Setup of run 1:
Design convolution_stage2, start of the top module:
module convolution_stage2 (
          in1,
          in2,
          in3,
          in4,
          in5,
          in6,
          in7,
          in8,
          clk,
          rst,
          start,
          conv_out
  );
Size: roughly 9500 cells after synthesis, about 8 flip-flops.
export LEC_CHECK = 0
export ABC_AREA = 1
export CAP_MARGIN = 0
export CELL_PAD_IN_SITES_DETAIL_PLACEMENT = 0
export CORE_MARGIN = 2
export CORE_UTILIZATION = 20
export CTS_CLUSTER_DIAMETER = 140
export CTS_CLUSTER_SIZE = 51
export GPL_ROUTABILITY_DRIVEN = 1
export MIN_ROUTING_LAYER = met1
export PLACE_DENSITY = 0.68
export SLEW_MARGIN = 25
create_clock -name core_clock -period 21.5 [get_ports {clk}]
run.sh (not shown) runs the stock make flow with config.mk's settings and CLKGATE_MAP_FILE=.
Run 1: full flow OK, the timing, DRC and antenna checks passed
Relative to run 1, the following input files were edited for run 2:
- a change of CTS_CLUSTER_SIZE from 51 to 41
- a deleted PLACE_DENSITY that had been 0.68
- a change of SLEW_MARGIN from 25 to 20
- a deleted CTS_CLUSTER_DIAMETER that had been 140
- a deleted CELL_PAD_IN_SITES_DETAIL_PLACEMENT that had been 0
- a change of CORE_UTILIZATION from 20 to 68
- a deleted MIN_ROUTING_LAYER that had been met1
- a change of CAP_MARGIN from 0 to 20
- a deleted ABC_AREA that had been 1
- a deleted GPL_ROUTABILITY_DRIVEN that had been 1
- a change of the clock period (ns, I/O delays scaled along) from 21.5 to 12.2
Findings:
In run 2 the implementation completed, yet the final layout does not meet the checks, the culprit being negative setup slack. Area after synthesis, run 2 vs run 1: down by a few percent. Relative to run 1, routed wire length on met3 has increased by 67% in run 2. From run 1 to run 2 the numbers moved as follows: met3 routing resource usage after global routing shows an increase of 10 points; total instance count after detailed placement lower. The aggregate routed wire length of run 2 is lower than that of run 1. Cell area went up slightly going from run 1 to run 2. Delta (run 2 minus run 1): chip area from the yosys synthesis statistics went down 5.6%; xor-xnor portion of the synthesized cell area climbed 5.9 points; global placement routability congestion went up.
> inputs changed (run 2 -> run 3)
- GPL_TIMING_DRIVEN newly set to 0
- CTS_CLUSTER_SIZE removed (was 41)
- CORE_UTILIZATION changed from 68 to 45
- the clock period (ns, I/O delays scaled along) changed from 12.2 to 14.0
| run 3 | all stages done | FAIL | antenna violations, negative setup slack |. Any difference in fraction of standard cell area that is sequential between run 2 and run 3 is small enough to ignore. Looking at number of global-route vias before repair, run 3 sits 11% below run 2. Non-clock inverter total of the final layout delta (run 2 -> run 3): insignificant.
### run 3 -> run 4
- CTS_CLUSTER_DIAMETER newly set to 342
- TNS_END_PERCENT newly set to 15
- GPL_TIMING_DRIVEN removed (was 0)
- CORE_ASPECT_RATIO newly set to 0.5
- CORE_UTILIZATION changed from 45 to 40
- ABC_AREA newly set to 1
- SETUP_SLACK_MARGIN newly set to -1.33
- CTS_CLUSTER_SIZE newly set to 100
## What came out
Run 4 went all the way through the flow, and no timing, DRC or antenna check failed.
Compared to run 3, run 4 has cell area reported after detailed placement about 6% higher.
[compare] base=run 3 new=run 4: global-route wire length before repair went down, die area went up by 27000 sq um, number of synthesized register bits saw little to no change.
| iteration count of the initial detailed-routing pass | run 4 vs run 3 | 1 higher |
Taking run 3 as the reference, in run 4 number of buffers inserted by post-CTS setup repair moved down, met1 capacity usage during global routing moved down, maximum operating frequency moved up, final worst slack moved up.
Input changes introduced in run 5 (baseline for comparison: run 4):
- a deleted CORE_ASPECT_RATIO that had been 0.5
- a deleted CTS_CLUSTER_SIZE that had been 100
- a deleted CTS_CLUSTER_DIAMETER that had been 342
- a deleted TNS_END_PERCENT that had been 15
- a deleted ABC_AREA that had been 1
- a deleted SETUP_SLACK_MARGIN that had been -1.33
- a change of the clock period (ns, I/O delays scaled along) from 14.0 to 13.5
Notes after the runs:
- Synthesized cell count is lower on run 5
- Compared with run 4, run 5 improves area after synthesis.
- Against run 4 as the reference, run 5 delivers a higher met1 track demand over resource in global routing.
- Compare run 5 and run 4 | area figure in the yosys stat output lower: run 5
- Between run 5 and run 4, it is run 5 whose total vias in the final route is lower, by 8531.
- In summary, run 5 completed successfully, with a layout that passed the timing, DRC and antenna checks.
- Share of the final layout cell area in sequential cells: run 5 vs run 4 — no meaningful difference
- Measured against run 4, the count of cell instances traversed by the critical path of run 5 comes out at 0.826 times the reference value.
- Total routed wire length on the met1 layer in run 5 vs run 4: up 1500 microns
- Run 5 ends up with a number of buffer and inverter instances along the worst setup path that is 3 lower than in run 4.
- Taking run 4 as the reference point, the floorplan row count of run 5 rises by 40.


== rev 12 ==
convolution_stage2 again, from the RTL that the note above started with.
Settings: LEC_CHECK=0, ABC_AREA=1, CAP_MARGIN=20, CORE_MARGIN=2, CORE_UTILIZATION=72, CTS_CLUSTER_DIAMETER=379, CTS_CLUSTER_SIZE=99, SETUP_SLACK_MARGIN=-0.62, SLEW_MARGIN=20; clock period 6.47 ns.
Rev 12 did not run to completion, as it errored out during 5_1_grt.
Edits applied to the flow inputs when going from rev 12 to rev 13:
Settings: CTS_CLUSTER_SIZE removed (was 99); CTS_CLUSTER_DIAMETER removed (was 379); SETUP_SLACK_MARGIN removed (was -0.62); CORE_UTILIZATION changed from 72 to 24; ABC_AREA removed (was 1); the clock period (ns, I/O delays scaled along) changed from 6.47 to 13.5.
Notes after the runs:
- Rev 13 | status: complete | timing, DRC, antenna: pass
- Relative to rev 12, the number of cells in the design after placement of rev 13 is lower by 1002.
- Between rev 13 and rev 12, the post-synthesis sequential area ratio does not differ in any meaningful way.
- Comparing die footprint for rev 12 and rev 13, the smaller number came from rev 12.
- Measured against each other, rev 12 and rev 13 differ in synthesized cell count, the higher figure coming from rev 12.
- When rev 13 is set beside rev 12, its placed wire-length estimate after detailed placement turns out to be 10% smaller.
- Area figure in the yosys stat output went down by a few percent going from rev 12 to rev 13.
- Compared to rev 12, rev 13 has yosys cell count about 24% lower.
- | area of the core region | rev 13 vs rev 12 | 170000 um^2 higher |


convolution_stage2 again, from the RTL that the note above started with.
Settings: LEC_CHECK=0, ABC_AREA=0, CAP_MARGIN=20, CORE_ASPECT_RATIO=0.71, CORE_MARGIN=2, CORE_UTILIZATION=70, CTS_CLUSTER_SIZE=37, GPL_ROUTABILITY_DRIVEN=1, GPL_TIMING_DRIVEN=1, HOLD_SLACK_MARGIN=0.3, MAX_ROUTING_LAYER=met4, SETUP_SLACK_MARGIN=2.15, SLEW_MARGIN=25, TNS_END_PERCENT=95; clock period 7.53 ns.
The starting point stopped in global routing (5_1_grt), error ODB-0269.
Rerun with:
- HOLD_SLACK_MARGIN: 0.3 -> unset
- clock period: 7.53 -> 12.3 ns (I/O delays scaled with it)
Outcome:
- Now the flow finished but fails on negative setup slack
- die area stays the same
- synthesized area does not change
- synthesized cell count stays the same
Rerun with:
- ABC_AREA: 0 -> unset
- CORE_ASPECT_RATIO: 0.71 -> unset
- CORE_UTILIZATION: 70 -> 40
- CTS_CLUSTER_SIZE: 37 -> unset
- GPL_ROUTABILITY_DRIVEN: 1 -> unset
- GPL_TIMING_DRIVEN: 1 -> unset
- MAX_ROUTING_LAYER: met4 -> unset
- SETUP_SLACK_MARGIN: 2.15 -> unset
- SLEW_MARGIN: 25 -> 20
- TNS_END_PERCENT: 95 -> unset
- clock period: 12.3 -> 14.0 ns (I/O delays scaled with it)
After rerunning: Now the flow finished clean. Worst setup slack improved by 1.4 ns. Hold slack gets better by 0.36 ns. Wire length fell by 10%. Via count decreases by 19%. Synthesized cell count is unchanged. First-iteration DRC count came out lower by 63%. Cell area goes down by 9.5%. Utilization goes down by 44 points. Critical path depth goes down by 2. Count of clock-buffer cells in the layout does not change.


== build 76 ==
Starting RTL as in the previous note.
==> flow/config.mk <==
export PLATFORM = sky130hd
export DESIGN_NAME = convolution_stage2
export DESIGN_NICKNAME = convolution_stage2
export VERILOG_FILES = /design/flow/design.v
export SDC_FILE = /design/flow/constraint.sdc
export NUM_CORES = 4
export LEC_CHECK = 0
export CAP_MARGIN = 20
export CORE_MARGIN = 2
export CORE_UTILIZATION = 70
export CTS_CLUSTER_SIZE = 47
export MAX_ROUTING_LAYER = met4
export SETUP_SLACK_MARGIN = -0.12
export SLEW_MARGIN = 20
==> flow/constraint.sdc <==
create_clock -name core_clock -period 11.9 [get_ports {clk}]
set_input_delay 2.3800 -clock core_clock [delete_from_list [all_inputs] [get_ports {clk}]]
set_output_delay 2.3800 -clock core_clock [all_outputs]
set_load 0.01 [all_outputs]
In the summary table, build 76 is marked failed, with error ODB-0269 raised in global routing (5_1_grt).
Changes in build 20 relative to build 76:
- MAX_ROUTING_LAYER: met4 -> unset
- CTS_CLUSTER_SIZE: 47 -> unset
- CORE_UTILIZATION: 70 -> 58
- SETUP_SLACK_MARGIN: -0.12 -> unset
- the clock period (ns, I/O delays scaled along): 11.9 -> 10.0
### Flow results
- Build 20 -> stages 100% | layout checks FAIL | negative setup slack
- Proportion of synthesized chip area in sequential cells: build 20 vs build 76 identical
- Summary — core utilization before placement, build 20 relative to build 76: lower, by 12 points.
- Build 20 vs build 76 — placed cell count climbed by a few percent
- In the reports for build 20 and build 76, the larger area of the chip belongs to build 20.
- The floorplan core area of build 20 exceeds that of build 76 by about 20%.
- As far as number of cells in Yosys stat goes, build 76 and build 20 are indistinguishable; the numbers are identical.
For build 90, these inputs were changed with respect to build 20:
- an added SETUP_SLACK_MARGIN of -0.12
- a change of CORE_UTILIZATION from 58 to 68
- a change of the clock period (ns, I/O delays scaled along) from 10.0 to 11.9
==> comparison <==
- | horizontal die dimension | build 90 vs build 20 | about 8% lower |
- Instance count after placement with tap cells included (build 90 vs. build 20) decreases by a few percent
- Tool error GRT-0116 stopped build 90 during global routing (5_1_grt); no final results.
- Effective utilization at floorplan in build 90 is 9.9 points higher than in build 20
- Compared with build 20, die area in build 90 decreased by more than 10%.
#### Input delta (build 36 over build 90)
- MAX_ROUTING_LAYER: unset -> met4
- CTS_CLUSTER_SIZE: unset -> 47
- SETUP_SLACK_MARGIN: -0.12 -> 0.65
- CORE_UTILIZATION: 68 -> 71
Notes after the runs:
When the final numbers for build 90 and build 36 were put side by side, the pre-CTS worst setup slack turned out to be smaller in build 36.
Comparing build 90 with build 36, the sequential cell area fraction in the yosys report came out essentially unchanged.
Sort build 90 and build 36 by count of standard-cell rows, ascending, and build 36 comes first.
Build 36 never completed; the flow aborted with a tool error in global routing (5_1_grt).
Build 90 has higher die extent in y than build 36.
Detailed placement HPWL: build 36 vs build 90 up 3800 µm
The higher post-CTS setup repair buffer count came out of build 90.
From build 90 to build 36, H-tree depth did not move at all.
From build 90 to build 36 the numbers moved as follows: die footprint shrank by 4.2%; summed standard-cell area reported by yosys held steady.


== build 60 ==
Starting RTL as in the previous note.
clock: 7.48 ns
lec_check: 0
abc_area: 0
cap_margin: 20
core_aspect_ratio: 0.94
core_margin: 2
core_utilization: 65
gpl_routability_driven: 1
gpl_timing_driven: 1
max_routing_layer: met5
setup_slack_margin: 0.21
slew_margin: 25
tns_end_percent: 95
Although build 60 finished all stages, its layout failed final checks on negative setup slack.
## Diff of input files: build 61 against build 60
- PLACE_DENSITY: unset -> 0.49
- GPL_ROUTABILITY_DRIVEN: 1 -> 0
- CORE_UTILIZATION: 65 -> 58
Notes after the runs:
- Of build 60 and build 61, not a single run came through the flow clean.
- Status build 60: flow complete, layout not clean - negative setup slack
- Reported for build 60 and build 61, net count after synthesis turned out identical to the last digit.
- The number of cells in the finished layout apart from fillers reported for build 61 is greater than that of build 60 by 1.2%.
Input changes introduced in build 96 (baseline for comparison: build 61):
- a deleted ABC_AREA that had been 0
- a deleted CORE_ASPECT_RATIO that had been 0.94
- a change of CORE_UTILIZATION from 58 to 52
- a deleted MAX_ROUTING_LAYER that had been met5
- a deleted GPL_TIMING_DRIVEN that had been 1
- a deleted TNS_END_PERCENT that had been 95
- a deleted PLACE_DENSITY that had been 0.49
- a deleted SETUP_SLACK_MARGIN that had been 0.21
- a change of SLEW_MARGIN from 25 to 20
- a deleted GPL_ROUTABILITY_DRIVEN that had been 0
- a change of the clock period (ns, I/O delays scaled along) from 7.48 to 8.15
## What came out
Every stage of build 96 finished as expected; the final checks, on the other hand, flagged negative setup slack, which means the layout fails.
On violation tally from detailed-route iteration zero: between build 96 and build 61, it ends up lower for build 61.
Build 96 vs. build 61: fraction of standard cell area in multi-input logic fell by 0.51 points; data arrival time of the critical path rose by 230 ps.
When build 96 is set beside build 61, its global routing usage on met3 turns out to be 0.75 points smaller.
Overall routed net length in build 96 vs build 61: up 2.8%
For build 7, these inputs were changed with respect to build 96:
- CTS_CLUSTER_DIAMETER newly set to 223
- CTS_CLUSTER_SIZE newly set to 97
- CORE_UTILIZATION changed from 52 to 64
Notes after the runs:
The flow completed for build 7, but it is not clean: the layout still shows negative setup slack. Taking build 96 as the reference, in build 7 area of the die -23000 µm², die height -9.8%, effective utilization at floorplan +12 points. Going from build 96 to build 7, row count fell 10%, total iterations of the first detailed-routing run rose 8, post-route clock period utilization rose 1.2 points, worst hold slack across all endpoints rose 92 ps. Build 7 against build 96; number of signal-net buffers in the layout is down slightly.


convolution_stage2 again, from the RTL that the note above started with.
Settings: LEC_CHECK=0, ABC_AREA=0, CAP_MARGIN=20, CORE_ASPECT_RATIO=0.71, CORE_MARGIN=2, CORE_UTILIZATION=58, GPL_ROUTABILITY_DRIVEN=1, GPL_TIMING_DRIVEN=1, MAX_ROUTING_LAYER=met5, PLACE_DENSITY=0.49, SETUP_SLACK_MARGIN=2.15, SLEW_MARGIN=25, TNS_END_PERCENT=95; clock period 7.48 ns.
The first run produced a layout that fails on setup timing.
Then changed:
- CORE_UTILIZATION: 58 -> 70
- GPL_ROUTABILITY_DRIVEN: 1 -> 0
- PLACE_DENSITY: 0.49 -> 0.67
- SETUP_SLACK_MARGIN: 2.15 -> -0.47
- clock period: 7.48 -> 7.61 ns (I/O delays scaled with it)
Result:
- The changed run aborted during 5_1_grt
- die size shrinks by 17%
- synthesized cell count stays the same
- area after synthesis is unchanged


Starting RTL as in the previous note.
export LEC_CHECK = 0
export CAP_MARGIN = 20
export CORE_MARGIN = 2
export CORE_UTILIZATION = 70
export CTS_CLUSTER_DIAMETER = 200
export CTS_CLUSTER_SIZE = 47
export SETUP_SLACK_MARGIN = -0.98
export SLEW_MARGIN = 40
create_clock -name core_clock -period 11.9 [get_ports {clk}]
The first run aborted during 5_1_grt.
Edit:
--- a/flow/config.mk
+++ b/flow/config.mk
@@ -8,7 +8,5 @@
 export CAP_MARGIN = 20
 export CORE_MARGIN = 2
-export CORE_UTILIZATION = 70
-export CTS_CLUSTER_DIAMETER = 200
-export CTS_CLUSTER_SIZE = 47
-export SETUP_SLACK_MARGIN = -0.98
-export SLEW_MARGIN = 40
+export CORE_UTILIZATION = 65
+export SETUP_SLACK_MARGIN = -0.12
+export SLEW_MARGIN = 20
The new run ran to the end with violations: negative setup slack.
Synthesized area is unchanged.
Synthesized cell count is unchanged.
Die area rose by 7.6%.
Edit:
--- a/flow/config.mk
+++ b/flow/config.mk
@@ -8,5 +8,7 @@
 export CAP_MARGIN = 20
 export CORE_MARGIN = 2
-export CORE_UTILIZATION = 65
-export SETUP_SLACK_MARGIN = -0.12
-export SLEW_MARGIN = 20
+export CORE_UTILIZATION = 70
+export CTS_CLUSTER_DIAMETER = 200
+export CTS_CLUSTER_SIZE = 40
+export SETUP_SLACK_MARGIN = -0.98
+export SLEW_MARGIN = 40
Outcome:
- With this change the flow died in 5_1_grt with GRT-0232
- die size falls by 7.1%
- area after synthesis does not change
- synthesized cell count is unchanged
Edit:
--- a/flow/config.mk
+++ b/flow/config.mk
@@ -10,5 +10,5 @@
 export CORE_UTILIZATION = 70
 export CTS_CLUSTER_DIAMETER = 200
-export CTS_CLUSTER_SIZE = 40
-export SETUP_SLACK_MARGIN = -0.98
+export CTS_CLUSTER_SIZE = 34
+export SETUP_SLACK_MARGIN = 2.56
 export SLEW_MARGIN = 40
==> flow/constraint.sdc (replaced) <==
create_clock -name core_clock -period 9.76 [get_ports {clk}]
set_input_delay 1.9520 -clock core_clock [delete_from_list [all_inputs] [get_ports {clk}]]
set_output_delay 1.9520 -clock core_clock [all_outputs]
set_load 0.01 [all_outputs]
After rerunning: The new run did not get past 5_1_grt. Die size stays the same. Synthesized cell count is unchanged. Synthesized area is unchanged.
